## flow/design.v

```verilog
module ram_tester
#(
     parameter AXI_ID           = 0
)
(
     input          clk_i
    ,input          rst_i
    ,input          cfg_awvalid_i
    ,input  [31:0]  cfg_awaddr_i
    ,input          cfg_wvalid_i
    ,input  [31:0]  cfg_wdata_i
    ,input  [3:0]   cfg_wstrb_i
    ,input          cfg_bready_i
    ,input          cfg_arvalid_i
    ,input  [31:0]  cfg_araddr_i
    ,input          cfg_rready_i
    ,input          outport_awready_i
    ,input          outport_wready_i
    ,input          outport_bvalid_i
    ,input  [1:0]   outport_bresp_i
    ,input  [3:0]   outport_bid_i
    ,input          outport_arready_i
    ,input          outport_rvalid_i
    ,input  [31:0]  outport_rdata_i
    ,input  [1:0]   outport_rresp_i
    ,input  [3:0]   outport_rid_i
    ,input          outport_rlast_i
    ,output         cfg_awready_o
    ,output         cfg_wready_o
    ,output         cfg_bvalid_o
    ,output [1:0]   cfg_bresp_o
    ,output         cfg_arready_o
    ,output         cfg_rvalid_o
    ,output [31:0]  cfg_rdata_o
    ,output [1:0]   cfg_rresp_o
    ,output         outport_awvalid_o
    ,output [31:0]  outport_awaddr_o
    ,output [3:0]   outport_awid_o
    ,output [7:0]   outport_awlen_o
    ,output [1:0]   outport_awburst_o
    ,output         outport_wvalid_o
    ,output [31:0]  outport_wdata_o
    ,output [3:0]   outport_wstrb_o
    ,output         outport_wlast_o
    ,output         outport_bready_o
    ,output         outport_arvalid_o
    ,output [31:0]  outport_araddr_o
    ,output [3:0]   outport_arid_o
    ,output [7:0]   outport_arlen_o
    ,output [1:0]   outport_arburst_o
    ,output         outport_rready_o
);
reg awvalid_q;
reg wvalid_q;
wire wr_cmd_accepted_w  = (cfg_awvalid_i && cfg_awready_o) || awvalid_q;
wire wr_data_accepted_w = (cfg_wvalid_i  && cfg_wready_o)  || wvalid_q;
always @ (posedge clk_i or posedge rst_i)
if (rst_i)
    awvalid_q <= 1'b0;
else if (cfg_awvalid_i && cfg_awready_o && !wr_data_accepted_w)
    awvalid_q <= 1'b1;
else if (wr_data_accepted_w)
    awvalid_q <= 1'b0;
always @ (posedge clk_i or posedge rst_i)
if (rst_i)
    wvalid_q <= 1'b0;
else if (cfg_wvalid_i && cfg_wready_o && !wr_cmd_accepted_w)
    wvalid_q <= 1'b1;
else if (wr_cmd_accepted_w)
    wvalid_q <= 1'b0;
reg [7:0] wr_addr_q;
always @ (posedge clk_i or posedge rst_i)
if (rst_i)
    wr_addr_q <= 8'b0;
else if (cfg_awvalid_i && cfg_awready_o)
    wr_addr_q <= cfg_awaddr_i[7:0];
wire [7:0] wr_addr_w = awvalid_q ? wr_addr_q : cfg_awaddr_i[7:0];
reg [31:0] wr_data_q;
always @ (posedge clk_i or posedge rst_i)
if (rst_i)
    wr_data_q <= 32'b0;
else if (cfg_wvalid_i && cfg_wready_o)
    wr_data_q <= cfg_wdata_i;
wire [31:0] wr_data_w = wvalid_q ? wr_data_q : cfg_wdata_i;
wire read_en_w  = cfg_arvalid_i & cfg_arready_o;
wire write_en_w = wr_cmd_accepted_w && wr_data_accepted_w;
assign cfg_arready_o = ~cfg_rvalid_o;
assign cfg_awready_o = ~cfg_bvalid_o && ~cfg_arvalid_i && ~awvalid_q;
assign cfg_wready_o  = ~cfg_bvalid_o && ~cfg_arvalid_i && ~wvalid_q;
reg ram_test_cfg_wr_q;
always @ (posedge clk_i or posedge rst_i)
if (rst_i)
    ram_test_cfg_wr_q <= 1'b0;
else if (write_en_w && (wr_addr_w[7:0] == 8'h0))
    ram_test_cfg_wr_q <= 1'b1;
else
    ram_test_cfg_wr_q <= 1'b0;
reg [3:0]  ram_test_cfg_burst_len_q;
always @ (posedge clk_i or posedge rst_i)
if (rst_i)
    ram_test_cfg_burst_len_q <= 4'd0;
else if (write_en_w && (wr_addr_w[7:0] == 8'h0))
    ram_test_cfg_burst_len_q <= wr_data_w[31:28];
wire [3:0]  ram_test_cfg_burst_len_out_w = ram_test_cfg_burst_len_q;
reg        ram_test_cfg_read_q;
always @ (posedge clk_i or posedge rst_i)
if (rst_i)
    ram_test_cfg_read_q <= 1'd0;
else if (write_en_w && (wr_addr_w[7:0] == 8'h0))
    ram_test_cfg_read_q <= wr_data_w[8:8];
wire        ram_test_cfg_read_out_w = ram_test_cfg_read_q;
reg        ram_test_cfg_rnd_delay_q;
always @ (posedge clk_i or posedge rst_i)
if (rst_i)
    ram_test_cfg_rnd_delay_q <= 1'd0;
else if (write_en_w && (wr_addr_w[7:0] == 8'h0))
    ram_test_cfg_rnd_delay_q <= wr_data_w[7:7];
wire        ram_test_cfg_rnd_delay_out_w = ram_test_cfg_rnd_delay_q;
reg        ram_test_cfg_user_q;
always @ (posedge clk_i or posedge rst_i)
if (rst_i)
    ram_test_cfg_user_q <= 1'd0;
else if (write_en_w && (wr_addr_w[7:0] == 8'h0))
    ram_test_cfg_user_q <= wr_data_w[3:3];
else
    ram_test_cfg_user_q <= 1'd0;
wire        ram_test_cfg_user_out_w = ram_test_cfg_user_q;
reg        ram_test_cfg_incr_q;
always @ (posedge clk_i or posedge rst_i)
if (rst_i)
    ram_test_cfg_incr_q <= 1'd0;
else if (write_en_w && (wr_addr_w[7:0] == 8'h0))
    ram_test_cfg_incr_q <= wr_data_w[2:2];
else
    ram_test_cfg_incr_q <= 1'd0;
wire        ram_test_cfg_incr_out_w = ram_test_cfg_incr_q;
reg        ram_test_cfg_ones_q;
always @ (posedge clk_i or posedge rst_i)
if (rst_i)
    ram_test_cfg_ones_q <= 1'd0;
else if (write_en_w && (wr_addr_w[7:0] == 8'h0))
    ram_test_cfg_ones_q <= wr_data_w[1:1];
else
    ram_test_cfg_ones_q <= 1'd0;
wire        ram_test_cfg_ones_out_w = ram_test_cfg_ones_q;
reg        ram_test_cfg_zero_q;
always @ (posedge clk_i or posedge rst_i)
if (rst_i)
    ram_test_cfg_zero_q <= 1'd0;
else if (write_en_w && (wr_addr_w[7:0] == 8'h0))
    ram_test_cfg_zero_q <= wr_data_w[0:0];
else
    ram_test_cfg_zero_q <= 1'd0;
wire        ram_test_cfg_zero_out_w = ram_test_cfg_zero_q;
reg ram_test_base_wr_q;
always @ (posedge clk_i or posedge rst_i)
if (rst_i)
    ram_test_base_wr_q <= 1'b0;
else if (write_en_w && (wr_addr_w[7:0] == 8'h4))
    ram_test_base_wr_q <= 1'b1;
else
    ram_test_base_wr_q <= 1'b0;
reg [31:0]  ram_test_base_addr_q;
always @ (posedge clk_i or posedge rst_i)
if (rst_i)
    ram_test_base_addr_q <= 32'd0;
else if (write_en_w && (wr_addr_w[7:0] == 8'h4))
    ram_test_base_addr_q <= wr_data_w[31:0];
wire [31:0]  ram_test_base_addr_out_w = ram_test_base_addr_q;
reg ram_test_end_wr_q;
always @ (posedge clk_i or posedge rst_i)
if (rst_i)
    ram_test_end_wr_q <= 1'b0;
else if (write_en_w && (wr_addr_w[7:0] == 8'h8))
    ram_test_end_wr_q <= 1'b1;
else
    ram_test_end_wr_q <= 1'b0;
reg [31:0]  ram_test_end_addr_q;
always @ (posedge clk_i or posedge rst_i)
if (rst_i)
    ram_test_end_addr_q <= 32'd0;
else if (write_en_w && (wr_addr_w[7:0] == 8'h8))
    ram_test_end_addr_q <= wr_data_w[31:0];
wire [31:0]  ram_test_end_addr_out_w = ram_test_end_addr_q;
reg ram_test_sts_wr_q;
always @ (posedge clk_i or posedge rst_i)
if (rst_i)
    ram_test_sts_wr_q <= 1'b0;
else if (write_en_w && (wr_addr_w[7:0] == 8'hc))
    ram_test_sts_wr_q <= 1'b1;
else
    ram_test_sts_wr_q <= 1'b0;
reg ram_test_current_wr_q;
always @ (posedge clk_i or posedge rst_i)
if (rst_i)
    ram_test_current_wr_q <= 1'b0;
else if (write_en_w && (wr_addr_w[7:0] == 8'h10))
    ram_test_current_wr_q <= 1'b1;
else
    ram_test_current_wr_q <= 1'b0;
reg ram_test_write_wr_q;
always @ (posedge clk_i or posedge rst_i)
if (rst_i)
    ram_test_write_wr_q <= 1'b0;
else if (write_en_w && (wr_addr_w[7:0] == 8'h14))
    ram_test_write_wr_q <= 1'b1;
else
    ram_test_write_wr_q <= 1'b0;
reg [31:0]  ram_test_write_pattern_q;
always @ (posedge clk_i or posedge rst_i)
if (rst_i)
    ram_test_write_pattern_q <= 32'd0;
else if (write_en_w && (wr_addr_w[7:0] == 8'h14))
    ram_test_write_pattern_q <= wr_data_w[31:0];
wire [31:0]  ram_test_write_pattern_out_w = ram_test_write_pattern_q;
reg ram_test_time_wr_q;
always @ (posedge clk_i or posedge rst_i)
if (rst_i)
    ram_test_time_wr_q <= 1'b0;
else if (write_en_w && (wr_addr_w[7:0] == 8'h18))
    ram_test_time_wr_q <= 1'b1;
else
    ram_test_time_wr_q <= 1'b0;
reg ram_test_errors_wr_q;
always @ (posedge clk_i or posedge rst_i)
if (rst_i)
    ram_test_errors_wr_q <= 1'b0;
else if (write_en_w && (wr_addr_w[7:0] == 8'h1c))
    ram_test_errors_wr_q <= 1'b1;
else
    ram_test_errors_wr_q <= 1'b0;
reg ram_test_last_wr_q;
always @ (posedge clk_i or posedge rst_i)
if (rst_i)
    ram_test_last_wr_q <= 1'b0;
else if (write_en_w && (wr_addr_w[7:0] == 8'h20))
    ram_test_last_wr_q <= 1'b1;
else
    ram_test_last_wr_q <= 1'b0;
wire        ram_test_sts_busy_in_w;
wire [31:0]  ram_test_current_addr_in_w;
wire [31:0]  ram_test_time_cycles_in_w;
wire [31:0]  ram_test_errors_count_in_w;
wire [31:0]  ram_test_last_rd_data_in_w;
reg [31:0] data_r;
always @ *
begin
    data_r = 32'b0;
    case (cfg_araddr_i[7:0])
    8'h0:
    begin
        data_r[31:28] = ram_test_cfg_burst_len_q;
        data_r[8:8] = ram_test_cfg_read_q;
        data_r[7:7] = ram_test_cfg_rnd_delay_q;
    end
    8'h4:
    begin
        data_r[31:0] = ram_test_base_addr_q;
    end
    8'h8:
    begin
        data_r[31:0] = ram_test_end_addr_q;
    end
    8'hc:
    begin
        data_r[0:0] = ram_test_sts_busy_in_w;
    end
    8'h10:
    begin
        data_r[31:0] = ram_test_current_addr_in_w;
    end
    8'h14:
    begin
        data_r[31:0] = ram_test_write_pattern_q;
    end
    8'h18:
    begin
        data_r[31:0] = ram_test_time_cycles_in_w;
    end
    8'h1c:
    begin
        data_r[31:0] = ram_test_errors_count_in_w;
    end
    8'h20:
    begin
        data_r[31:0] = ram_test_last_rd_data_in_w;
    end
    default :
        data_r = 32'b0;
    endcase
end
reg rvalid_q;
always @ (posedge clk_i or posedge rst_i)
if (rst_i)
    rvalid_q <= 1'b0;
else if (read_en_w)
    rvalid_q <= 1'b1;
else if (cfg_rready_i)
    rvalid_q <= 1'b0;
assign cfg_rvalid_o = rvalid_q;
reg [31:0] rd_data_q;
always @ (posedge clk_i or posedge rst_i)
if (rst_i)
    rd_data_q <= 32'b0;
else if (!cfg_rvalid_o || cfg_rready_i)
    rd_data_q <= data_r;
assign cfg_rdata_o = rd_data_q;
assign cfg_rresp_o = 2'b0;
reg bvalid_q;
always @ (posedge clk_i or posedge rst_i)
if (rst_i)
    bvalid_q <= 1'b0;
else if (write_en_w)
    bvalid_q <= 1'b1;
else if (cfg_bready_i)
    bvalid_q <= 1'b0;
assign cfg_bvalid_o = bvalid_q;
assign cfg_bresp_o  = 2'b0;
wire [31:0] buffer_base_w     = {ram_test_base_addr_out_w[31:2], 2'b0};
wire [31:0] buffer_end_w      = {ram_test_end_addr_out_w[31:2],  2'b0};
wire [31:0] user_data_w       = ram_test_write_pattern_out_w;
wire        cfg_zero_w        = ram_test_cfg_zero_out_w;
wire        cfg_ones_w        = ram_test_cfg_ones_out_w;
wire        cfg_incr_w        = ram_test_cfg_incr_out_w;
wire        cfg_user_w        = ram_test_cfg_user_out_w;
wire        cfg_dly_w         = ram_test_cfg_rnd_delay_out_w;
wire        cfg_read_w        = ram_test_cfg_read_out_w;
wire        awvalid_w;
wire        arvalid_w;
wire [31:0] axaddr_w;
wire [7:0]  axlen_w;
wire        wvalid_w;
wire [31:0] wdata_w;
wire [3:0]  wstrb_w;
wire        wlast_w;
wire        accept_w;
reg [31:0]  current_addr_q;
reg [31:0]  outstanding_q;
reg         burst_q;
reg [7:0]   burst_cnt_q;
localparam STATE_W          = 3;
localparam STATE_IDLE       = 3'd0;
localparam STATE_ZERO       = 3'd1;
localparam STATE_ONES       = 3'd2;
localparam STATE_INCR       = 3'd3;
localparam STATE_USER       = 3'd4;
localparam STATE_WAIT       = 3'd5;
reg [STATE_W-1:0] state_q;
reg [STATE_W-1:0] next_state_r;
always @ *
begin
    next_state_r = state_q;
    case (state_q)
    STATE_IDLE :
    begin
        if (cfg_zero_w)
            next_state_r  = STATE_ZERO;
        else if (cfg_ones_w)
            next_state_r  = STATE_ONES;
        else if (cfg_incr_w)
            next_state_r  = STATE_INCR;
        else if (cfg_user_w)
            next_state_r  = STATE_USER;
    end
    STATE_ZERO, STATE_ONES, STATE_INCR, STATE_USER:
    begin
        if (current_addr_q == buffer_end_w && !burst_q)
            next_state_r = STATE_WAIT;
    end
    STATE_WAIT:
    begin
        if (outstanding_q == 32'd0)
            next_state_r = STATE_IDLE;
    end
    default :
       ;
    endcase
end
always @ (posedge clk_i or posedge rst_i)
if (rst_i)
    state_q <= STATE_IDLE;
else
    state_q <= next_state_r;
wire [3:0] rand_w;
ram_lfsr
#(
    .BITS(4),
    .N(16),
    .POLYNOMIAL(16'h8810)
)
u_rand
(
    .clk_i(clk_i),
    .rst_i(rst_i),
    .random_o(rand_w)
);
reg [31:0]  outstanding_r;
always @ *
begin
    outstanding_r = outstanding_q;
    if ((arvalid_w || awvalid_w) && accept_w)
        outstanding_r = outstanding_r + 32'd1;
    if (outport_bvalid_i && outport_bready_o)
        outstanding_r = outstanding_r - 32'd1;
    else if (outport_rvalid_i && outport_rlast_i && outport_rready_o)
        outstanding_r = outstanding_r - 32'd1;
end
always @ (posedge clk_i or posedge rst_i)
if (rst_i) 
    outstanding_q <= 32'b0;
else
    outstanding_q <= outstanding_r;
reg [3:0] delay_q;
always @ (posedge clk_i or posedge rst_i)
if (rst_i) 
    delay_q <= 4'b0;
else if ((awvalid_w || arvalid_w || wvalid_w) && accept_w)
    delay_q <= rand_w;
else if (delay_q != 4'b0)
    delay_q <= delay_q - 4'd1;
wire valid_w = (!cfg_dly_w || delay_q == 4'b0) &&
               (current_addr_q != buffer_end_w || burst_q) &&
               (state_q != STATE_IDLE && state_q != STATE_WAIT);
reg [7:0]   burst_length_r;
wire [31:0] remaining_w    = buffer_end_w - current_addr_q - 32'd4;
wire [31:0] remain_words_w = {2'b0, remaining_w[31:2]};
wire [31:0] max_words_w    = {28'b0, ram_test_cfg_burst_len_out_w};
always @ *
begin
    burst_length_r = 8'b0;
    if (remain_words_w > max_words_w)
        burst_length_r = max_words_w[7:0];
    else if (remain_words_w[7:0] == 8'd1 || 
             remain_words_w[7:0] == 8'd3 ||
             remain_words_w[7:0] == 8'd7)
        burst_length_r = remain_words_w[7:0];
end
wire [31:0] length_bytes_w = {22'b0, burst_length_r + 8'd1, 2'b0};
assign axlen_w = burst_length_r;
always @ (posedge clk_i or posedge rst_i)
if (rst_i) 
    burst_q <= 1'b0;
else if (awvalid_w && accept_w && axlen_w != 8'b0)
    burst_q <= 1'b1;
else if (wvalid_w && accept_w && burst_cnt_q == 8'b0)
    burst_q <= 1'b0;
always @ (posedge clk_i or posedge rst_i)
if (rst_i) 
    burst_cnt_q <= 8'b0;
else if (awvalid_w && accept_w)
    burst_cnt_q <= axlen_w - 8'd1;
else if (wvalid_w && accept_w)
    burst_cnt_q <= burst_cnt_q - 8'd1;
always @ (posedge clk_i or posedge rst_i)
if (rst_i) 
    current_addr_q <= 32'b0;
else if ((state_q == STATE_IDLE) && (next_state_r != STATE_IDLE))
    current_addr_q <= buffer_base_w;
else if (state_q != STATE_IDLE && (awvalid_w || arvalid_w) && accept_w)
    current_addr_q <= {current_addr_q[31:2], 2'b0} + length_bytes_w;
assign awvalid_w                  = valid_w & ~burst_q & ~cfg_read_w;
assign arvalid_w                  = valid_w & cfg_read_w;
assign axaddr_w                   = current_addr_q;
assign ram_test_current_addr_in_w = current_addr_q;
reg [31:0] write_data_q;
reg        cfg_inc_q;
always @ (posedge clk_i or posedge rst_i)
if (rst_i) 
    cfg_inc_q <= 1'b0;
else if (state_q == STATE_IDLE && next_state_r == STATE_INCR)
    cfg_inc_q <= 1'b1;
else if (state_q == STATE_IDLE)
    cfg_inc_q <= 1'b0;
always @ (posedge clk_i or posedge rst_i)
if (rst_i) 
    write_data_q <= 32'b0;
else if ((state_q == STATE_IDLE) && (next_state_r != STATE_IDLE))
begin
    if (next_state_r == STATE_ONES)
        write_data_q <= 32'hFFFFFFFF;
    else if (next_state_r == STATE_INCR)
        write_data_q <= 32'h33221100;
    else if (next_state_r == STATE_USER)
        write_data_q <= user_data_w;
    else
        write_data_q <= 32'b0;
end
else if (cfg_inc_q && wvalid_w && accept_w)
    write_data_q <= write_data_q + 32'h44444444;
else if (cfg_inc_q && outport_rvalid_i && outport_rready_o)
    write_data_q <= write_data_q + 32'h44444444;
assign wvalid_w = (burst_q | awvalid_w) & valid_w;
assign wdata_w  = write_data_q;
assign wstrb_w  = 4'hF;
assign wlast_w  = burst_q ? (burst_cnt_q == 8'd0) : (axlen_w == 8'd0);
reg [31:0] error_count_q;
always @ (posedge clk_i or posedge rst_i)
if (rst_i) 
    error_count_q <= 32'b0;
else if ((state_q == STATE_IDLE) && (next_state_r != STATE_IDLE))
    error_count_q <= 32'b0;
else if (outport_rvalid_i && outport_rready_o && outport_rdata_i != write_data_q)
    error_count_q <= error_count_q + 32'd1;
assign ram_test_errors_count_in_w = error_count_q;
reg [31:0] last_data_q;
always @ (posedge clk_i or posedge rst_i)
if (rst_i) 
    last_data_q <= 32'b0;
else if ((state_q == STATE_IDLE) && (next_state_r != STATE_IDLE))
    last_data_q <= 32'b0;
else if (outport_rvalid_i && outport_rready_o)
    last_data_q <= outport_rdata_i;
assign ram_test_last_rd_data_in_w = last_data_q;
reg [31:0] cycles_q;
always @ (posedge clk_i or posedge rst_i)
if (rst_i) 
    cycles_q <= 32'b0;
else if ((state_q == STATE_IDLE) && (next_state_r != STATE_IDLE))
    cycles_q <= 32'b0;
else if (state_q != STATE_IDLE)
    cycles_q <= cycles_q + 32'd1;
assign ram_test_time_cycles_in_w = cycles_q - 32'd2;  
wire        axi_valid_w;
wire        axi_awvalid_w;
wire        axi_arvalid_w;
wire        axi_wvalid_w;
wire        axi_pop_w;
generic_fifo
#(
     .WIDTH(1+1+32+8+1+32+4+1)
    ,.DEPTH(8)
    ,.ADDR_W(3)
)
u_request
(
     .clk_i(clk_i)
    ,.rst_i(rst_i)
    ,.push_i(awvalid_w | arvalid_w | wvalid_w)
    ,.data_in_i({awvalid_w, arvalid_w, axaddr_w, axlen_w, wvalid_w, wdata_w, wstrb_w, wlast_w})
    ,.accept_o(accept_w)
    ,.valid_o(axi_valid_w)
    ,.data_out_o({axi_awvalid_w, axi_arvalid_w, outport_awaddr_o, outport_awlen_o, 
                  axi_wvalid_w, outport_wdata_o, outport_wstrb_o, outport_wlast_o})
    ,.pop_i(axi_pop_w)
);
reg axi_awvalid_q;
reg axi_wvalid_q;
always @ (posedge clk_i or posedge rst_i)
if (rst_i) 
    axi_awvalid_q <= 1'b0;
else if (outport_awvalid_o && outport_awready_i && (outport_wvalid_o && !outport_wready_i))
    axi_awvalid_q <= 1'b1;
else if (axi_pop_w)
    axi_awvalid_q <= 1'b0;
always @ (posedge clk_i or posedge rst_i)
if (rst_i) 
    axi_wvalid_q <= 1'b0;
else if (outport_wvalid_o && outport_wready_i && (outport_awvalid_o && !outport_awready_i))
    axi_wvalid_q <= 1'b1;
else if (axi_pop_w)
    axi_wvalid_q <= 1'b0;
assign outport_awvalid_o = axi_valid_w & axi_awvalid_w & ~axi_awvalid_q;
assign outport_awid_o    = AXI_ID;
assign outport_awburst_o = 2'b01;
assign outport_wvalid_o  = axi_valid_w & axi_wvalid_w  & ~axi_wvalid_q;
assign outport_bready_o  = 1'b1;
assign outport_arvalid_o = axi_valid_w & axi_arvalid_w;
assign outport_arid_o    = AXI_ID;
assign outport_araddr_o  = outport_awaddr_o;
assign outport_arlen_o   = outport_awlen_o;
assign outport_arburst_o = outport_awburst_o;
assign outport_rready_o  = 1'b1;
assign axi_pop_w = (outport_arvalid_o   && outport_arready_i) ||
                   (((outport_awvalid_o && outport_awready_i) || axi_awvalid_q || !axi_awvalid_w) &&
                    ((outport_wvalid_o  && outport_wready_i)  || axi_wvalid_q || !axi_wvalid_w) && !axi_arvalid_w);
assign ram_test_sts_busy_in_w = (state_q != STATE_IDLE);
endmodule
module ram_lfsr
#(
  parameter POLYNOMIAL = 4'h9,
  parameter N          = 4,
  parameter BITS       = 4
)
(
  input  clk_i,
  input  rst_i,
  output [BITS-1:0] random_o
);
reg [N-1:0] data_q;
reg [N-1:0] data_next_r;
reg         feedback_r;
integer i;
always @* 
begin
  data_next_r = data_q;
  for (i=0; i<BITS; i=i+1)
  begin
    feedback_r  = ^( POLYNOMIAL & data_next_r);
    data_next_r = {data_next_r[N-2:0], ~feedback_r};
  end
end
always @ (posedge clk_i or posedge rst_i)
if (rst_i) 
    data_q <= 'b0;
else
    data_q <= data_next_r;
assign random_o = data_q[N-1:N-BITS];
endmodule
module generic_fifo
#(
    parameter WIDTH   = 8,
    parameter DEPTH   = 4,
    parameter ADDR_W  = 2
)
(
     input               clk_i
    ,input               rst_i
    ,input  [WIDTH-1:0]  data_in_i
    ,input               push_i
    ,input               pop_i
    ,output [WIDTH-1:0]  data_out_o
    ,output              accept_o
    ,output              valid_o
);
localparam COUNT_W = ADDR_W + 1;
reg [WIDTH-1:0]   ram_q[DEPTH-1:0];
reg [ADDR_W-1:0]  rd_ptr_q;
reg [ADDR_W-1:0]  wr_ptr_q;
reg [COUNT_W-1:0] count_q;
always @ (posedge clk_i or posedge rst_i)
if (rst_i)
begin
    count_q   <= {(COUNT_W) {1'b0}};
    rd_ptr_q  <= {(ADDR_W) {1'b0}};
    wr_ptr_q  <= {(ADDR_W) {1'b0}};
end
else
begin
    if (push_i & accept_o)
    begin
        ram_q[wr_ptr_q] <= data_in_i;
        wr_ptr_q        <= wr_ptr_q + 1;
    end
    if (pop_i & valid_o)
        rd_ptr_q      <= rd_ptr_q + 1;
    if ((push_i & accept_o) & ~(pop_i & valid_o))
        count_q <= count_q + 1;
    else if (~(push_i & accept_o) & (pop_i & valid_o))
        count_q <= count_q - 1;
end
/*verilator lint_off WIDTH*/
assign valid_o       = (count_q != 0);
assign accept_o      = (count_q != DEPTH);
/*verilator lint_on WIDTH*/
assign data_out_o    = ram_q[rd_ptr_q];
endmodule
```

## flow/run.sh

```bash
#!/bin/bash
# the make line also repeats each setting of config.mk as NAME=value (left out here)
make -C /OpenROAD-flow-scripts/flow DESIGN_CONFIG=/design/flow/config.mk WORK_HOME=/design/flow/orfs CLKGATE_MAP_FILE= finish
```

## flow/config.mk

```make
export PLATFORM = sky130hd
export DESIGN_NAME = ram_tester
export DESIGN_NICKNAME = ram_tester
export VERILOG_FILES = /design/flow/design.v
export SDC_FILE = /design/flow/constraint.sdc
export NUM_CORES = 4
export LEC_CHECK = 0
export ABC_AREA = 1
export CAP_MARGIN = 0
export CORE_ASPECT_RATIO = 0.5
export CORE_MARGIN = 2
export CORE_UTILIZATION = 72
export CTS_CLUSTER_DIAMETER = 399
export CTS_CLUSTER_SIZE = 100
export SETUP_SLACK_MARGIN = 1.49
export SLEW_MARGIN = 35
export TNS_END_PERCENT = 5
```

## flow/constraint.sdc

```tcl
create_clock -name core_clock -period 4.98 [get_ports {clk_i}]
set_input_delay 0.9960 -clock core_clock [delete_from_list [all_inputs] [get_ports {clk_i}]]
set_output_delay 0.9960 -clock core_clock [all_outputs]
set_load 0.01 [all_outputs]
```

==> results of run 1 <==
-- through the flow --
step	TNS (ns)	hold slack (ns)	util (%)	cell area (sq um)	power (mW)
3_3_place_gp	-7.72	0.334	80.0	53700	25.0
3_5_place_dp	-10.76	0.348	80.1	53800	25.8
4_1_cts	-5.97	0.347	83.5	56100	30.0
2_1_floorplan	-3329.43	0.331	-	49300	19.3
-- timing repair --
item                                    CTS
gates cloned                             17
setup buffers                            66
pin swaps                                66
endpoints found under the setup margin  822
resized                                 298
==> results.cfg, run 1 <==
; physical design summary
[synth]
yosysMostFrequentCell = nand2_1
aoi_share_pct = 10.6
top_area_share_pct = 36.2
syn_inst = 5108
yosys.area_share.simple_pct = 18.4
async_reset_ff_share_pct = 41.3
flop_cell = edfxtp_1
ys_sh_mux_pct = 0.661
ys_area_sq_um = 49000
syn-cell-area_sq_um = 49000
edf_count = 592
ys_cells = 5108
yosysTopAreaCell = edfxtp_1
synthTopCellsByCount = 1185 x nand2_1, 603 x inv_1, 592 x edfxtp_1
yosysWarnings = 4
syn_area_per_cell_sq_um = 9.60
synthTopCellsByArea = edfxtp_1 36%, dfrtp_1 21%, nand2_1 9.1%, inv_1 4.6%, o21ai_0 3.7%
synth.logic.top_family = simple AND/OR/NAND/NOR gates
ys_seq_elements = 1009
synth.distinct_cells = 75
yosys.area_share.adder_pct = 2.62
ys_seq_share_pct = 57.5
ys_sh_xor_pct = 2.81

[placement]
dp.cells = 6296
preCtsSetupSlack_ns = -0.793
port_buffers = 241
place_congestion = 1.03
detailed_place_hpwl_mm = 114

[cts]
cts-buffers-inserted = 14
clock_sinks = 1009
clockBufferDepth = 3
root_buffer = clkbuf_16
htreeDepth = 1
holdBufCountCts = 0

[floorplanning]
dieArea_sq_um = 70400
io_pins = 332
fp_util_pct = 73.0
rows = 67
die_y_microns = 189
die_w_microns = 373
core-area_sq_um = 67100

[run_status]
status = aborted with a tool error
stop_stage = global routing (5_1_grt)
==> run 2, diff against run 1 <==
- ABC_AREA: 1 -> default
- CAP_MARGIN: 0 -> 20
- CORE_ASPECT_RATIO: 0.5 -> default
- CORE_UTILIZATION: 72 -> 40
- CTS_CLUSTER_DIAMETER: 399 -> default
- CTS_CLUSTER_SIZE: 100 -> default
- SETUP_SLACK_MARGIN: 1.49 -> default
- SLEW_MARGIN: 35 -> 20
- TNS_END_PERCENT: 5 -> default
- clock period: 4.98 -> 10.0 ns (I/O delays scaled with it)
==> results.cfg, run 2 <==
; implementation run metrics
[synth]
ys_cells = 4062
ys_seq_share_pct = 59.6
synth.logic.top_family = AND-OR/OR-AND gates
syn-cell-area_sq_um = 47300
ys_seq_elements = 1009
aoi_share_pct = 12.1
synthTopCellsByCount = 592 x edfxtp_1, 417 x dfrtp_1, 377 x nor2_1
edf_count = 592
ys_area_sq_um = 47300
syn_area_per_cell_sq_um = 11.7
yosys.area_share.simple_pct = 11.4
yosysMostFrequentCell = edfxtp_1
async_reset_ff_share_pct = 41.3
ys_sh_mux_pct = 6.00
yosysWarnings = 4
flop_cell = edfxtp_1
synth.distinct_cells = 84
yosys.area_share.adder_pct = 2.72
yosysTopAreaCell = edfxtp_1
top_area_share_pct = 37.6
ys_sh_xor_pct = 3.90
syn_inst = 4062
synthTopCellsByArea = edfxtp_1 38%, dfrtp_1 22%, mux2_2 4.2%, nor2_1 3.0%, nand2_1 2.9%

[route]
initialDrtViolationCount = 3975
wl_per_cell_microns = 24.1
wl_mm = 140
ant_nets = 0
firstDrtPassIters = 8
route.detailed.drc = 0
routed_via_density = 5.75
vias = 33500

[cts]
clock_sinks = 1009
cts.clk_slew.worst_paths_ns = 0.06
post-cts-setup-buffer-count = 0
cts-buffers-inserted = 102
root_buffer = clkbuf_16
holdBufCountCts = 0
clockBufferDepth = 3
cts_tree = built
htreeDepth = 3
post_cts_resized = 0
clkLatencyLatePin_ns = 0.70

[worst_setup_path]
cp_slowest_cell = mux2i_1
crit_start = current_addr_q[2]
r2r_end = current_addr_q[30]
cp-start-kind = flop
r2r_slack_ns = 1.31
critPathMaxStageDelay_ns = 0.65
reg2reg_depth = 28
critical_path_class = flop to flop
path_buffers = 4
crit_path_max_fanout = 12
cp.required_ns = 10.61
end_kind = flop
path_common_cell = o21ai_0
crit_family = AND-OR/OR-AND gates
path_depth = 28
r2r_start = current_addr_q[2]
cp-endpoint = current_addr_q[30]
arrival_ns = 9.30

[global_route]
grt_pass1_vias = 31500
grt_max_degree = 148
grt_util_all_layers_pct = 22.6
grt-ovfl-total = 0
grt_pass1_wl_mm = 207
antenna_found_initial = 4

[placement]
placed_cell_area_sq_um = 51000
detailed_place_hpwl_mm = 93.0
dp.cells = 5643
place_congestion = 0.927
port_buffers = 241

[flow_run]
maxCapViolations = 0
warnings = 107

[final_timing]
slew_headroom_pct = 26.4
final_hold_viol_count = 0
rsz0062_at_grt = no
period_minus_slack_ns = 8.69
fmax_ghz = 0.115
finClkSkew_ns = 0.0292
setup_violations = 0
worst_pin_slew_ns = 1.10
worst_hold_slack_ns = 0.350
fin_tns_setup_ns = 0
period_used_pct = 86.9
finalMaxSlewViolations = 0

[finish]
stdcell_count = 5833
area_delta_synth_final_pct = 15.0
final_util_pct = 46.2
fin_nets = 4469
stdcell_area_sq_um = 54400

[floorplanning]
rows = 126
core-area_sq_um = 118000
fp_util_pct = 40.2
die_y_microns = 348
io_pins = 332
dieArea_sq_um = 121000
die_w_microns = 348

[pwr]
p_int_mw = 10.7
swShare_pct = 39.8
power_switching_mw = 7.06
leakage_nw = 20.5
seq_power_share_pct = 36.4
peakVddDrop_mv = 0.156
powerDensity_nw_per_um2 = 326
p_clk_mw = 3.88
clkPwrFrac_pct = 21.9
p_seq_mw = 6.46
comb_power_share_pct = 41.7
p_comb_mw = 7.40
largestPowerGroup = combinational cells

[worst_hold_path]
worstHoldPathCells = 0
hp-start = u_rand.data_q[5]
hold-path-endpoint = u_rand.data_q[9]
min_path_type = flop to flop

[run_status]
status = complete, no violations
run 2: layout make-up:
class,count,area (sq um)
repair buffers,293,2810
fillers,10700,63400
flip-flops and latches,1009,28200
diodes,1,2.50
clock inverters,62,658
well taps,1536,1920
inverters,154,582
clock buffers,127,2740
multi-input cells,2651,17500
run 2: routing by layer:
layer  share of wire (%)  GRT usage (%)
met5                   0              0
met3                 8.1           4.56
met1                  43           31.5
met2                  46           35.6
met4                 3.1           7.04
run 2: per-stage QoR:
stage / power, mW / worst slack (ns)
CTS: 17.8 / 1.52
global placement: 13.8 / 1.75
global route: 18.7 / 0.880
floorplan: 10.9 / 2.38
finish: 17.7 / 1.31
detailed placement: 13.9 / 1.52
==> run 3, diff against run 2 <==
- ABC_AREA: default -> 1
- CORE_ASPECT_RATIO: default -> 1.33
- CORE_UTILIZATION: 40 -> 59
- clock period: 10.0 -> 3.59 ns (I/O delays scaled with it)
==> results.cfg, run 3 <==
; implementation run metrics
[synth]
synthTopCellsByCount = 1185 x nand2_1, 603 x inv_1, 592 x edfxtp_1
yosysMostFrequentCell = nand2_1
synth.logic.top_family = simple AND/OR/NAND/NOR gates
syn_area_per_cell_sq_um = 9.60
synthTopCellsByArea = edfxtp_1 36%, dfrtp_1 21%, nand2_1 9.1%, inv_1 4.6%, o21ai_0 3.7%
yosysTopAreaCell = edfxtp_1
ys_area_sq_um = 49000
aoi_share_pct = 10.6
edf_count = 592
yosys.area_share.adder_pct = 2.62
syn_inst = 5108
async_reset_ff_share_pct = 41.3
flop_cell = edfxtp_1
ys_cells = 5108
top_area_share_pct = 36.2
ys_sh_mux_pct = 0.661
ys_sh_xor_pct = 2.81
syn-cell-area_sq_um = 49000
yosys.area_share.simple_pct = 18.4
synth.distinct_cells = 75
ys_seq_share_pct = 57.5
ys_seq_elements = 1009
yosysWarnings = 4

[global_route]
antenna_found_initial = 5
grt_util_all_layers_pct = 39.4
grt_max_degree = 142
grt_pass1_vias = 40200
grt-ovfl-total = 0
grt_pass1_wl_mm = 247

[worst_hold_path]
hp-start = u_rand.data_q[6]
worstHoldPathCells = 0
hold-path-endpoint = u_rand.data_q[10]
min_path_type = flop to flop

[pwr]
leakage_nw = 26.0
powerDensity_nw_per_um2 = 820
peakVddDrop_mv = 0.498
seq_power_share_pct = 30.9
power_switching_mw = 21.0
p_comb_mw = 24.9
comb_power_share_pct = 48.7
swShare_pct = 41.2
p_int_mw = 30.0
p_seq_mw = 15.8
p_clk_mw = 10.4
clkPwrFrac_pct = 20.4
largestPowerGroup = combinational cells
finalPower_mw = 51.1

[route]
vias = 41900
route.detailed.drc = 0
wl_per_cell_microns = 25.3
firstDrtPassIters = 6
ant_nets = 0
initialDrtViolationCount = 4920
routed_via_density = 6.02
wl_mm = 176

[cts]
cts.clk_slew.worst_paths_ns = 0.06
htreeDepth = 3
clkLatencyLatePin_ns = 0.69
clockBufferDepth = 3
clock_sinks = 1009
cts_tree = built
root_buffer = clkbuf_16
cts-buffers-inserted = 94

[finish]
final_util_pct = 75.9
fin_nets = 6033
stdcell_count = 6962
area_delta_synth_final_pct = 27.0

[floorplanning]
dieArea_sq_um = 85500
die_y_microns = 337
rows = 121
fp_util_pct = 59.8
core-area_sq_um = 82100
io_pins = 332
die_w_microns = 254

[worst_setup_path]
path_depth = 42
cp_slowest_cell = dfrtp_1
cp.required_ns = 4.14
arrival_ns = 6.06
end_kind = flop
crit_family = simple AND/OR/NAND/NOR gates
r2r_end = current_addr_q[25]
cp-start-kind = flop
path_buffers = 11
critical_path_class = flop to flop
critPathMaxStageDelay_ns = 0.41
r2r_slack_ns = -1.92
crit_path_max_fanout = 4
crit_start = current_addr_q[4]
reg2reg_depth = 42
r2r_start = current_addr_q[4]
cp-endpoint = current_addr_q[25]

[final_timing]
slew_headroom_pct = 20.5
finalMaxSlewViolations = 0
period_minus_slack_ns = 5.51
fmax_ghz = 0.181
rsz0062_at_grt = yes
worst_pin_slew_ns = 1.18
period_used_pct = 154
finalWorstSetupSlack_ns = -1.92
final_hold_viol_count = 0
finClkSkew_ns = 0.0577
fin_tns_setup_ns = -50.77
setup_violations = 98

[placement]
place_congestion = 1.01
port_buffers = 241
preCtsSetupSlack_ns = -2.25
detailed_place_hpwl_mm = 110
dp.cells = 6661

[run_status]
status = finished with violations
failed_checks = setup timing

[flow_run]
maxCapViolations = 0
warnings = 115
[run 3: final cells by class]
| cell class | count | area (sq um) |
|---|---|---|
| flip-flops and latches | 1009 | 28200 |
| multi-input cells | 3284 | 19900 |
| fillers | 5570 | 19800 |
| repair buffers | 772 | 7240 |
| clock buffers | 134 | 2640 |
| inverters | 614 | 2370 |
| well taps | 1107 | 1390 |
| clock inverters | 41 | 538 |
| diodes | 1 | 2.50 |
[run 3: repair_timing]
item                       4_1_cts  5_1_grt
buffers inserted                55       63
resized                        487      354
pin swaps                      117      158
setup endpoints to repair      167      431
hold buffers                     0        0
gates cloned                    19        7
[run 3: metrics by stage]
step	instance area [sq um]	hold slack, ns
2_1_floorplan	49300	0.331
5_1_grt	62300	0.364
3_3_place_gp	55400	0.332
4_1_cts	61100	0.350
3_5_place_dp	55400	0.338
6_report	62300	0.351
[run 3: per-layer routing]
metal | global-route usage [%] | vias to the layer above | part of all wire [%]
met1 | 46.8 | 19900 | 34
met3 | 7.23 | 778 | 9.7
met2 | 65.6 | 2578 | 47
met4 | 26.7 | 8 | 9.0
met5 | 0 | - | 0.031
li1 | - | 18600 | -
==> run 4, diff against run 3 <==
- ABC_AREA: 1 -> default
- CORE_ASPECT_RATIO: 1.33 -> default
- CORE_UTILIZATION: 59 -> 65
- SETUP_SLACK_MARGIN: default -> 0.83
- clock period: 3.59 -> 6.17 ns (I/O delays scaled with it)
==> results.cfg, run 4 <==
; implementation run metrics
[cts]
clockBufferDepth = 3
cts-buffers-inserted = 102
root_buffer = clkbuf_16
clock_sinks = 1009
htreeDepth = 3
holdBufCountCts = 0
cts_tree = built
clkLatencyLatePin_ns = 0.69
cts.clk_slew.worst_paths_ns = 0.06

[global_route]
antenna_found_initial = 2
grt-ovfl-total = 0
grt_pass1_wl_mm = 206
grt_pass1_vias = 34000
grt_max_degree = 162
grt_util_all_layers_pct = 36.7

[finish]
comb_area_sq_um = 18500
final_util_pct = 79.3
fillers = 4369
stdcell_area_sq_um = 56900
fin_nets = 4745
seqCellArea_sq_um = 28200
stdcell_count = 5522
area_delta_synth_final_pct = 20.2

[route]
route.detailed.drc = 0
wl_mm = 141
vias = 35700
ant_nets = 0
initialDrtViolationCount = 5008
wl_per_cell_microns = 25.5
firstDrtPassIters = 10
diodes = 0
routed_via_density = 6.46

[floorplanning]
fp_util_pct = 66.0
die_w_microns = 274
rows = 98
die_y_microns = 274
io_pins = 332
core-area_sq_um = 71700
dieArea_sq_um = 75000

[placement]
dp.cells = 5280
detailed_place_hpwl_mm = 92.0
port_buffers = 241
place_congestion = 0.962
placed_cell_area_sq_um = 52100

[final_timing]
finalMaxSlewViolations = 0
finalWorstSetupSlack_ns = -0.143
rsz0062_at_grt = yes
setup_violations = 19
worst_hold_slack_ns = 0.341
slew_headroom_pct = 24.9
fmax_ghz = 0.158
final_hold_viol_count = 0
worst_pin_slew_ns = 1.12
finClkSkew_ns = 0.0269
period_minus_slack_ns = 6.31
period_used_pct = 102

[pwr]
largestPowerGroup = combinational cells
clkPwrFrac_pct = 19.4
peakVddDrop_mv = 0.542
p_seq_mw = 10.1
swShare_pct = 39.1
seq_power_share_pct = 32.3
powerDensity_nw_per_um2 = 552
p_comb_mw = 15.2
p_int_mw = 19.1
p_clk_mw = 6.11
leakage_nw = 21.9
power_switching_mw = 12.3
comb_power_share_pct = 48.3

[synth]
synthTopCellsByCount = 592 x edfxtp_1, 417 x dfrtp_1, 377 x nor2_1
synthTopCellsByArea = edfxtp_1 38%, dfrtp_1 22%, mux2_2 4.2%, nor2_1 3.0%, nand2_1 2.9%
ys_sh_mux_pct = 6.00
yosysWarnings = 4
ys_seq_share_pct = 59.6
yosys.area_share.adder_pct = 2.72
yosysMostFrequentCell = edfxtp_1
aoi_share_pct = 12.1
top_area_share_pct = 37.6
synth.logic.top_family = AND-OR/OR-AND gates
syn_inst = 4062
syn-cell-area_sq_um = 47300
async_reset_ff_share_pct = 41.3
yosysTopAreaCell = edfxtp_1
ys_seq_elements = 1009
ys_area_sq_um = 47300
ys_sh_xor_pct = 3.90
syn_area_per_cell_sq_um = 11.7
edf_count = 592
yosys.area_share.simple_pct = 11.4
flop_cell = edfxtp_1
ys_cells = 4062
synth.distinct_cells = 84

[run_status]
failed_checks = setup timing
status = finished with violations

[worst_setup_path]
r2r_start = current_addr_q[25]
end_kind = flop
r2r_slack_ns = -0.14
reg2reg_depth = 28
cp.required_ns = 6.71
critical_path_class = flop to flop
crit_path_max_fanout = 4
path_depth = 28
cp_slowest_cell = or4_4
arrival_ns = 6.85
cp-endpoint = current_addr_q[14]
r2r_end = current_addr_q[14]
critPathMaxStageDelay_ns = 0.57
path_buffers = 5
crit_start = current_addr_q[25]
cp-start-kind = flop
crit_family = simple AND/OR/NAND/NOR gates

[worst_hold_path]
hp-start = u_rand.data_q[7]
min_path_type = flop to flop
hold-path-endpoint = u_rand.data_q[11]
worstHoldPathCells = 0

[flow_run]
maxCapViolations = 0
warnings = 113
-- run 4: through the flow --
stage                     TNS, ns  power [mW]  worst slack, ns
after CTS                  -0.102        30.8          -0.0719
final                       -1.40        31.4           -0.143
after detailed placement    -9.41        23.8           -0.582
after floorplan           -287.60        17.7           -0.688
after global placement      -6.27        23.6           -0.448
after global routing        -6.88        32.8           -0.385
-- run 4: metal layers --
metal | vias to the layer above | GRT usage [%] | wire, microns
li1 | 15800 | - | -
met1 | 17500 | 49.8 | 53200
met2 | 2054 | 57.8 | 65700
met3 | 372 | 7.16 | 14400
met4 | 0 | 17.0 | 7460
met5 | - | 0 | 0
-- run 4: timing repair --
action                                  CTS  global route
pin swaps                                96            45
gates resized                           158            61
gates cloned                              0             1
endpoints found under the setup margin   36            43
setup buffers                            41            11
-- run 4: cell type report --
cell class              count  share of cell area [%]
multi-input cells        2652                    32.6
clock inverters            49                   0.761
repair buffers            568                    8.92
clock buffers             140                    5.02
flip-flops and latches   1009                    49.6
inverters                 154                    1.02
well taps                 950                    2.09
==> run 5, diff against run 4 <==
- CELL_PAD_IN_SITES_GLOBAL_PLACEMENT: default -> 0
- CORE_UTILIZATION: 65 -> 72
- CTS_CLUSTER_DIAMETER: default -> 278
- CTS_CLUSTER_SIZE: default -> 14
- MIN_ROUTING_LAYER: default -> met1
- PLACE_DENSITY: default -> 0.35
- SETUP_SLACK_MARGIN: 0.83 -> 1.25
- SLEW_MARGIN: 20 -> 10
- TNS_END_PERCENT: default -> 5
- clock period: 6.17 -> 4.98 ns (I/O delays scaled with it)
==> results.cfg, run 5 <==
; implementation run metrics
[run_status]
status = finished with violations
failed_checks = setup timing

[worst_setup_path]
critical_path_class = flop to flop
cp.required_ns = 5.55
path_depth = 30
r2r_slack_ns = -1.11
crit_family = AND-OR/OR-AND gates
end_kind = flop
crit_start = ram_test_end_addr_q[20]
arrival_ns = 6.66
r2r_start = ram_test_end_addr_q[20]
path_common_cell = o21ai_2
r2r_end = current_addr_q[30]
cp-start-kind = flop
path_buffers = 6
critPathMaxStageDelay_ns = 0.55
reg2reg_depth = 30
crit_path_max_fanout = 7
cp_slowest_cell = or4_4
cp-endpoint = current_addr_q[30]

[floorplanning]
dieArea_sq_um = 67800
die_w_microns = 260
die_y_microns = 260
fp_util_pct = 73.2
rows = 93
io_pins = 332
core-area_sq_um = 64700

[synth]
synth.logic.top_family = AND-OR/OR-AND gates
synthTopCellsByCount = 592 x edfxtp_1, 417 x dfrtp_1, 377 x nor2_1
syn_inst = 4062
aoi_share_pct = 12.1
flop_cell = edfxtp_1
edf_count = 592
top_area_share_pct = 37.6
synthTopCellsByArea = edfxtp_1 38%, dfrtp_1 22%, mux2_2 4.2%, nor2_1 3.0%, nand2_1 2.9%
yosysTopAreaCell = edfxtp_1
ys_seq_elements = 1009
ys_sh_xor_pct = 3.90
synth.distinct_cells = 84
syn-cell-area_sq_um = 47300
yosysWarnings = 4
yosysMostFrequentCell = edfxtp_1
syn_area_per_cell_sq_um = 11.7
yosys.area_share.adder_pct = 2.72
ys_cells = 4062
ys_sh_mux_pct = 6.00
ys_seq_share_pct = 59.6
async_reset_ff_share_pct = 41.3
yosys.area_share.simple_pct = 11.4
ys_area_sq_um = 47300

[cts]
holdBufCountCts = 0
cts-buffers-inserted = 82
clock_sinks = 1009
cts_tree = built
root_buffer = clkbuf_16
clockBufferDepth = 3
clkLatencyLatePin_ns = 0.71
cts.clk_slew.worst_paths_ns = 0.08
htreeDepth = 3

[route]
wl_per_cell_microns = 31.0
routed_via_density = 7.27
met1_length_mm = 52.9
vias = 39300
ant_nets = 0
wl_mm = 168
route.detailed.drc = 0
top_layer = met5
dr_wl_met2_mm = 75.7
wl_met3_mm = 24.2
firstDrtPassIters = 15
initialDrtViolationCount = 7980

[pwr]
seq_power_share_pct = 32.2
leakage_nw = 22.0
power_switching_mw = 17.1
p_clk_mw = 6.38
largestPowerGroup = combinational cells
finalPower_mw = 39.8
peakVddDrop_mv = 0.703
swShare_pct = 43.0
p_seq_mw = 12.8
p_int_mw = 22.7
powerDensity_nw_per_um2 = 695
p_comb_mw = 20.6
comb_power_share_pct = 51.8
clkPwrFrac_pct = 16.0

[global_route]
grt_max_degree = 109
grt_pass1_vias = 37000
grt-ovfl-total = 0
antenna_found_initial = 6
grt_pass1_wl_mm = 226
grt_util_all_layers_pct = 45.1

[placement]
place_congestion = 0.990
detailed_place_hpwl_mm = 97.5
dp.cells = 5242
port_buffers = 241

[flow_run]
warnings = 113
maxCapViolations = 0

[final_timing]
worst_pin_slew_ns = 1.36
rsz0062_at_grt = yes
fin_tns_setup_ns = -26.73
finalWorstSetupSlack_ns = -1.11
finClkSkew_ns = 0.0635
final_hold_viol_count = 0
period_used_pct = 122
fmax_ghz = 0.164
finalMaxSlewViolations = 0
worst_hold_slack_ns = 0.357
setup_violations = 34
slew_headroom_pct = 6.92
period_minus_slack_ns = 6.09

[worst_hold_path]
hp-start = u_rand.data_q[5]
worstHoldPathCells = 0
hold-path-endpoint = u_rand.data_q[9]
min_path_type = flop to flop

[finish]
area_delta_synth_final_pct = 21.2
fillers = 2776
stdcell_count = 5405
final_util_pct = 88.6
fin_nets = 4762
run 5: cell type report:
type / count / area, sq um / area share [%]
flip-flops and latches: 1009 / 28200 / 49.2
multi-input cells: 2651 / 19700 / 34.4
repair buffers: 606 / 5370 / 9.36
clock buffers: 118 / 2210 / 3.85
well taps: 855 / 1070 / 1.87
inverters: 154 / 591 / 1.03
clock inverters: 7 / 166 / 0.290
diodes: 5 / 12.5 / 0.0218
run 5: per-layer routing:
| layer | global-route usage (%) | up-vias |
|---|---|---|
| li1 | - | 15800 |
| met1 | 56.1 | 18600 |
| met2 | 70.9 | 3889 |
| met3 | 12.1 | 1060 |
| met4 | 27.9 | 4 |
| met5 | 0.926 | - |
run 5: timing repair:
item	4_1_cts	5_1_grt
gates resized	139	612
gates cloned	0	0
setup buffers	21	12
pin swaps	75	150
endpoints found under the setup margin	258	378
run 5: metrics by stage:
step | setup slack, ns | area [sq um]
3_5_place_dp | -1.48 | 52600
3_3_place_gp | -1.36 | 52600
2_1_floorplan | -1.64 | 47600
4_1_cts | -1.07 | 55800
5_1_grt | -1.31 | 57300
6_report | -1.11 | 57300
==> run 6, diff against run 5 <==
- CELL_PAD_IN_SITES_DETAIL_PLACEMENT: default -> 1
- CELL_PAD_IN_SITES_GLOBAL_PLACEMENT: 0 -> default
- CORE_ASPECT_RATIO: default -> 1.88
- CORE_UTILIZATION: 72 -> 31
- CTS_CLUSTER_DIAMETER: 278 -> 299
- CTS_CLUSTER_SIZE: 14 -> default
- GPL_ROUTABILITY_DRIVEN: default -> 0
- GPL_TIMING_DRIVEN: default -> 1
- HOLD_SLACK_MARGIN: default -> 0.11
- MAX_ROUTING_LAYER: default -> met5
- MIN_ROUTING_LAYER: met1 -> met2
- PLACE_DENSITY: 0.35 -> default
- SETUP_SLACK_MARGIN: 1.25 -> default
- SLEW_MARGIN: 10 -> 15
- TNS_END_PERCENT: 5 -> default
- clock period: 4.98 -> 14.4 ns (I/O delays scaled with it)
==> results.cfg, run 6 <==
; implementation run metrics
[cts]
post_cts_resized = 0
clock_sinks = 1009
htreeDepth = 3
clkLatencyLatePin_ns = 0.76
cts_tree = built
root_buffer = clkbuf_16
cts.clk_slew.worst_paths_ns = 0.07
cts-buffers-inserted = 95
clockBufferDepth = 3
holdBufCountCts = 0
post-cts-setup-buffer-count = 0

[pwr]
comb_power_share_pct = 43.4
p_int_mw = 7.38
p_comb_mw = 5.55
p_seq_mw = 4.53
p_clk_mw = 2.70
swShare_pct = 42.3
largestPowerGroup = combinational cells
power_switching_mw = 5.40
clkPwrFrac_pct = 21.1
powerDensity_nw_per_um2 = 233
seq_power_share_pct = 35.5
leakage_nw = 20.4
peakVddDrop_mv = 0.117

[final_timing]
fmax_ghz = 0.107
period_minus_slack_ns = 9.38
worst_pin_slew_ns = 1.26
finClkSkew_ns = 0.0435
finalMaxSlewViolations = 0
setup_violations = 0
rsz0062_at_grt = no
fin_tns_setup_ns = 0
period_used_pct = 65.1
final_hold_viol_count = 0
slew_headroom_pct = 15.7

[flow_run]
maxCapViolations = 0
warnings = 106

[worst_setup_path]
cp_slowest_cell = o2111ai_1
reg2reg_depth = 26
r2r_slack_ns = 5.02
end_kind = flop
crit_family = AND-OR/OR-AND gates
path_buffers = 2
critical_path_class = flop to flop
path_common_cell = a21oi_1
crit_start = current_addr_q[2]
cp-start-kind = flop
critPathMaxStageDelay_ns = 1.01
r2r_end = current_addr_q[29]
path_depth = 26
cp.required_ns = 14.98
cp-endpoint = current_addr_q[29]
arrival_ns = 9.95
crit_path_max_fanout = 12
r2r_start = current_addr_q[2]

[synth]
ys_seq_elements = 1009
syn-cell-area_sq_um = 47300
async_reset_ff_share_pct = 41.3
aoi_share_pct = 12.1
yosys.area_share.adder_pct = 2.72
ys_seq_share_pct = 59.6
yosys.area_share.simple_pct = 11.4
yosysMostFrequentCell = edfxtp_1
synthTopCellsByArea = edfxtp_1 38%, dfrtp_1 22%, mux2_2 4.2%, nor2_1 3.0%, nand2_1 2.9%
yosysTopAreaCell = edfxtp_1
ys_area_sq_um = 47300
syn_inst = 4062
synth.logic.top_family = AND-OR/OR-AND gates
edf_count = 592
flop_cell = edfxtp_1
syn_area_per_cell_sq_um = 11.7
ys_cells = 4062
ys_sh_mux_pct = 6.00
top_area_share_pct = 37.6
synth.distinct_cells = 84
ys_sh_xor_pct = 3.90
synthTopCellsByCount = 592 x edfxtp_1, 417 x dfrtp_1, 377 x nor2_1
yosysWarnings = 4

[run_status]
status = complete, no violations

[global_route]
grt_max_degree = 153
grt-ovfl-total = 0
grt_pass1_wl_mm = 241
antenna_found_initial = 0
grt_util_all_layers_pct = 31.0
grt_pass1_vias = 51900

[route]
firstDrtPassIters = 20
wl_per_cell_microns = 26.4
wl_mm = 166
routed_via_density = 7.39
route.detailed.drc = 0
initialDrtViolationCount = 11600
vias = 46400
ant_nets = 0

[finish]
comb_area_sq_um = 17500
area_delta_synth_final_pct = 16.1
fillers = 16500
seqCellArea_sq_um = 28200
fin_nets = 4471
stdcell_count = 6285

[floorplanning]
core-area_sq_um = 152000
die_w_microns = 289
fp_util_pct = 31.2
io_pins = 332
dieArea_sq_um = 156000
rows = 196
die_y_microns = 540

[placement]
port_buffers = 241
detailed_place_hpwl_mm = 110
dp.cells = 6093

[worst_hold_path]
worstHoldPathCells = 0
hold-path-endpoint = u_rand.data_q[10]
min_path_type = flop to flop
hp-start = u_rand.data_q[6]
==> run 6: cell type report <==
| type | count | area share, % |
|---|---|---|
| diodes | 10 | 0.0456 |
| clock inverters | 52 | 1.01 |
| inverters | 154 | 1.06 |
| flip-flops and latches | 1009 | 51.4 |
| clock buffers | 127 | 4.90 |
| multi-input cells | 2651 | 31.8 |
| repair buffers | 302 | 5.26 |
| well taps | 1980 | 4.51 |
==> run 6: per-stage QoR <==
| step | hold slack (ns) | utilization, % | setup WS (ns) | power [mW] | area (sq um) |
|---|---|---|---|---|---|
| finish | 0.352 | 36.2 | 5.02 | 12.8 | 54900 |
| global route | 0.366 | 36.2 | 4.75 | 13.3 | 54900 |
| CTS | 0.358 | 36.2 | 5.63 | 12.5 | 54800 |
| detailed placement | 0.340 | 34.0 | 5.70 | 9.83 | 51600 |
| global placement | 0.335 | 34.0 | 5.97 | 9.62 | 51600 |
| floorplan | 0.331 | - | 5.90 | 7.58 | 47600 |
==> run 6: layer usage <==
metal | track usage [%] | vias to the layer above | wire [microns]
met5 | 15.1 | - | 2130
met4 | 12.1 | 56 | 20200
met3 | 36.4 | 1829 | 60900
met2 | 37.3 | 13800 | 82600
met1 | - | 15700 | 0
li1 | - | 15100 | -
==> run 7, diff against run 6 <==
- CELL_PAD_IN_SITES_DETAIL_PLACEMENT: 1 -> default
- CORE_ASPECT_RATIO: 1.88 -> default
- CORE_UTILIZATION: 31 -> 61
- CTS_CLUSTER_DIAMETER: 299 -> default
- GPL_ROUTABILITY_DRIVEN: 0 -> default
- GPL_TIMING_DRIVEN: 1 -> default
- HOLD_SLACK_MARGIN: 0.11 -> default
- MAX_ROUTING_LAYER: met5 -> default
- MIN_ROUTING_LAYER: met2 -> default
- SLEW_MARGIN: 15 -> 20
- clock period: 14.4 -> 4.98 ns (I/O delays scaled with it)
==> results.cfg, run 7 <==
; implementation run metrics
[worst_setup_path]
crit_family = simple AND/OR/NAND/NOR gates
path_buffers = 4
cp.required_ns = 5.52
path_common_cell = o21ai_2
reg2reg_depth = 27
critPathMaxStageDelay_ns = 0.56
crit_start = current_addr_q[13]
arrival_ns = 6.70
cp_slowest_cell = or4_4
crit_path_max_fanout = 3
r2r_end = current_addr_q[26]
r2r_slack_ns = -1.18
cp-endpoint = current_addr_q[26]
critical_path_class = flop to flop
cp-start-kind = flop
end_kind = flop
path_depth = 27
r2r_start = current_addr_q[13]

[synth]
top_area_share_pct = 37.6
yosysMostFrequentCell = edfxtp_1
flop_cell = edfxtp_1
ys_sh_mux_pct = 6.00
synth.logic.top_family = AND-OR/OR-AND gates
ys_seq_elements = 1009
syn-cell-area_sq_um = 47300
ys_sh_xor_pct = 3.90
async_reset_ff_share_pct = 41.3
edf_count = 592
aoi_share_pct = 12.1
synth.distinct_cells = 84
synthTopCellsByArea = edfxtp_1 38%, dfrtp_1 22%, mux2_2 4.2%, nor2_1 3.0%, nand2_1 2.9%
yosys.area_share.simple_pct = 11.4
yosysTopAreaCell = edfxtp_1
syn_area_per_cell_sq_um = 11.7
ys_seq_share_pct = 59.6
ys_cells = 4062
yosys.area_share.adder_pct = 2.72
yosysWarnings = 4
ys_area_sq_um = 47300
syn_inst = 4062
synthTopCellsByCount = 592 x edfxtp_1, 417 x dfrtp_1, 377 x nor2_1

[worst_hold_path]
min_path_type = flop to flop
hold-path-endpoint = u_rand.data_q[4]
hp-start = u_rand.data_q[0]
worstHoldPathCells = 0

[pwr]
finalPower_mw = 38.9
leakage_nw = 22.4
p_clk_mw = 7.76
p_int_mw = 23.8
seq_power_share_pct = 31.9
largestPowerGroup = combinational cells
clkPwrFrac_pct = 19.9
peakVddDrop_mv = 0.467
comb_power_share_pct = 48.1
swShare_pct = 38.8
p_seq_mw = 12.4
powerDensity_nw_per_um2 = 676
p_comb_mw = 18.7
power_switching_mw = 15.1

[cts]
clkLatencyLatePin_ns = 0.70
cts_tree = built
cts-buffers-inserted = 100
htreeDepth = 3
clock_sinks = 1009
cts.clk_slew.worst_paths_ns = 0.07
clockBufferDepth = 3
root_buffer = clkbuf_16

[route]
route.detailed.drc = 0
wl_mm = 139
diodes = 0
vias = 35300
initialDrtViolationCount = 4474
firstDrtPassIters = 11
ant_nets = 0
wl_per_cell_microns = 24.6
routed_via_density = 6.23

[flow_run]
maxCapViolations = 0
warnings = 109

[floorplanning]
rows = 102
dieArea_sq_um = 79800
io_pins = 332
die_w_microns = 283
core-area_sq_um = 77100
die_y_microns = 283
fp_util_pct = 61.4

[final_timing]
period_minus_slack_ns = 6.16
fmax_ghz = 0.162
period_used_pct = 124
rsz0062_at_grt = yes
final_hold_viol_count = 0
finalWorstSetupSlack_ns = -1.18
worst_pin_slew_ns = 1.03
slew_headroom_pct = 29.7
finClkSkew_ns = 0.0515
setup_violations = 32
fin_tns_setup_ns = -27.85
finalMaxSlewViolations = 0

[placement]
detailed_place_hpwl_mm = 96.0
port_buffers = 241
preCtsSetupSlack_ns = -1.46
place_congestion = 0.948
placed_cell_area_sq_um = 53000

[global_route]
grt_pass1_wl_mm = 207
grt_max_degree = 96
grt_pass1_vias = 33800
grt_util_all_layers_pct = 34.8
grt-ovfl-total = 0
antenna_found_initial = 2

[run_status]
status = finished with violations
failed_checks = setup timing

[finish]
area_delta_synth_final_pct = 21.8
fin_nets = 4799
stdcell_area_sq_um = 57600
fillers = 5275
==> run 7: cell type report <==
cell class | instances | area (sq um) | area share (%)
flip-flops and latches | 1009 | 28200 | 49.0
clock buffers | 123 | 2700 | 4.68
multi-input cells | 2651 | 18400 | 31.9
repair buffers | 625 | 5720 | 9.93
inverters | 154 | 582 | 1.01
clock inverters | 65 | 733 | 1.27
well taps | 1040 | 1300 | 2.26
==> run 7: stage by stage <==
step / hold slack, ns / utilization, % / cells
5_1_grt: 0.356 / 74.8 / 5667
3_3_place_gp: 0.332 / 68.8 / 5447
2_1_floorplan: 0.331 / - / 4121
6_report: 0.349 / 74.8 / 5667
4_1_cts: 0.353 / 74.1 / 5656
3_5_place_dp: 0.340 / 68.8 / 5447
==> run 7: per-layer routing <==
layer | vias to the layer above | share of wire (%) | global-route usage, %
li1 | 15900 | - | -
met1 | 17400 | 40 | 47.9
met4 | 2 | 4.7 | 14.5
met2 | 1684 | 47 | 55.5
met5 | - | 0.0086 | 0
met3 | 310 | 8.5 | 5.48
==> run 7: timing repair <==
item | in CTS | in global routing
hold buffers | 0 | 0
endpoints found under the setup margin | 32 | 34
gates cloned | 0 | 0
endpoints found under the hold margin | 0 | 0
setup buffers | 25 | 13
resized | 110 | 69
pin swaps | 65 | 49
==> run 8, diff against run 7 <==
- CORE_UTILIZATION: 61 -> 72
- CTS_CLUSTER_SIZE: default -> 31
- PLACE_DENSITY: default -> 0.65
==> results.cfg, run 8 <==
; implementation run metrics
[cts]
holdBufCountCts = 0
root_buffer = clkbuf_16
cts.clk_slew.worst_paths_ns = 0.06
clockBufferDepth = 3
cts_tree = built
htreeDepth = 3
clock_sinks = 1009
clkLatencyLatePin_ns = 0.68
cts-buffers-inserted = 96

[finish]
final_util_pct = 88.2
stdcell_count = 5459
fillers = 2900
stdcell_area_sq_um = 57000
fin_nets = 4780
area_delta_synth_final_pct = 20.5

[synth]
ys_seq_elements = 1009
synthTopCellsByCount = 592 x edfxtp_1, 417 x dfrtp_1, 377 x nor2_1
yosysMostFrequentCell = edfxtp_1
ys_cells = 4062
yosysWarnings = 4
synthTopCellsByArea = edfxtp_1 38%, dfrtp_1 22%, mux2_2 4.2%, nor2_1 3.0%, nand2_1 2.9%
yosysTopAreaCell = edfxtp_1
syn-cell-area_sq_um = 47300
yosys.area_share.simple_pct = 11.4
ys_sh_mux_pct = 6.00
syn_inst = 4062
synth.logic.top_family = AND-OR/OR-AND gates
flop_cell = edfxtp_1
edf_count = 592
ys_area_sq_um = 47300
ys_seq_share_pct = 59.6
top_area_share_pct = 37.6
synth.distinct_cells = 84
ys_sh_xor_pct = 3.90
yosys.area_share.adder_pct = 2.72
syn_area_per_cell_sq_um = 11.7
async_reset_ff_share_pct = 41.3
aoi_share_pct = 12.1

[worst_setup_path]
crit_family = AND-OR/OR-AND gates
cp_slowest_cell = dfrtp_1
crit_path_max_fanout = 5
arrival_ns = 6.75
critical_path_class = flop to flop
cp-start-kind = flop
reg2reg_depth = 32
path_buffers = 10
cp-endpoint = current_addr_q[11]
r2r_slack_ns = -1.26
crit_start = current_addr_q[10]
critPathMaxStageDelay_ns = 0.41
r2r_start = current_addr_q[10]
cp.required_ns = 5.49
path_depth = 32
end_kind = flop
path_common_cell = buf_4
r2r_end = current_addr_q[11]

[route]
ant_nets = 0
firstDrtPassIters = 9
wl_mm = 156
routed_via_density = 7.00
initialDrtViolationCount = 6513
vias = 38200
wl_per_cell_microns = 28.5
route.detailed.drc = 0

[pwr]
swShare_pct = 40.4
p_int_mw = 23.8
finalPower_mw = 39.8
peakVddDrop_mv = 0.468
powerDensity_nw_per_um2 = 698
seq_power_share_pct = 32.0
p_clk_mw = 7.64
leakage_nw = 22.1
comb_power_share_pct = 48.9
p_seq_mw = 12.7
largestPowerGroup = combinational cells
clkPwrFrac_pct = 19.2
power_switching_mw = 16.1
p_comb_mw = 19.5

[placement]
place_congestion = 0.957
port_buffers = 241
preCtsSetupSlack_ns = -1.54
detailed_place_hpwl_mm = 96.0
placed_cell_area_sq_um = 52600
dp.cells = 5242

[flow_run]
warnings = 116
maxCapViolations = 0

[global_route]
grt-ovfl-total = 0
grt_max_degree = 120
grt_util_all_layers_pct = 45.5
grt_pass1_vias = 38000
grt_pass1_wl_mm = 229
antenna_found_initial = 4

[worst_hold_path]
min_path_type = flop to flop
hold-path-endpoint = u_rand.data_q[10]
hp-start = u_rand.data_q[6]
worstHoldPathCells = 0

[floorplanning]
dieArea_sq_um = 67800
io_pins = 332
rows = 93
die_y_microns = 260
fp_util_pct = 73.2
die_w_microns = 260
core-area_sq_um = 64700

[final_timing]
finalWorstSetupSlack_ns = -1.26
rsz0062_at_grt = yes
finClkSkew_ns = 0.0394
period_minus_slack_ns = 6.24
worst_hold_slack_ns = 0.343
period_used_pct = 125
finalMaxSlewViolations = 0
worst_pin_slew_ns = 1.12
slew_headroom_pct = 23.1
fin_tns_setup_ns = -29.83
fmax_ghz = 0.160
setup_violations = 32
final_hold_viol_count = 0

[run_status]
failed_checks = setup timing
status = finished with violations
-- run 8: final cells by class --
| type | instances | area [sq um] | share of cell area, % |
|---|---|---|---|
| inverters | 154 | 586 | 1.03 |
| diodes | 3 | 7.51 | 0.0132 |
| repair buffers | 610 | 5500 | 9.65 |
| flip-flops and latches | 1009 | 28200 | 49.5 |
| clock buffers | 135 | 2720 | 4.77 |
| well taps | 855 | 1070 | 1.88 |
| clock inverters | 42 | 510 | 0.895 |
| multi-input cells | 2651 | 18400 | 32.3 |
-- run 8: what timing repair did --
action | CTS | global route
resized | 137 | 49
pin swaps | 79 | 51
setup endpoints to repair | 38 | 48
setup buffers | 33 | 9
-- run 8: routing by layer --
metal  wire, microns  share of wire [%]  GRT usage [%]
met1           50800                 33           55.5
met2           71700                 46           72.0
met3           21100                 14           12.8
met4           12100                7.7           29.3
met5              23              0.015              0
Power and IR drop assume default switching activity.
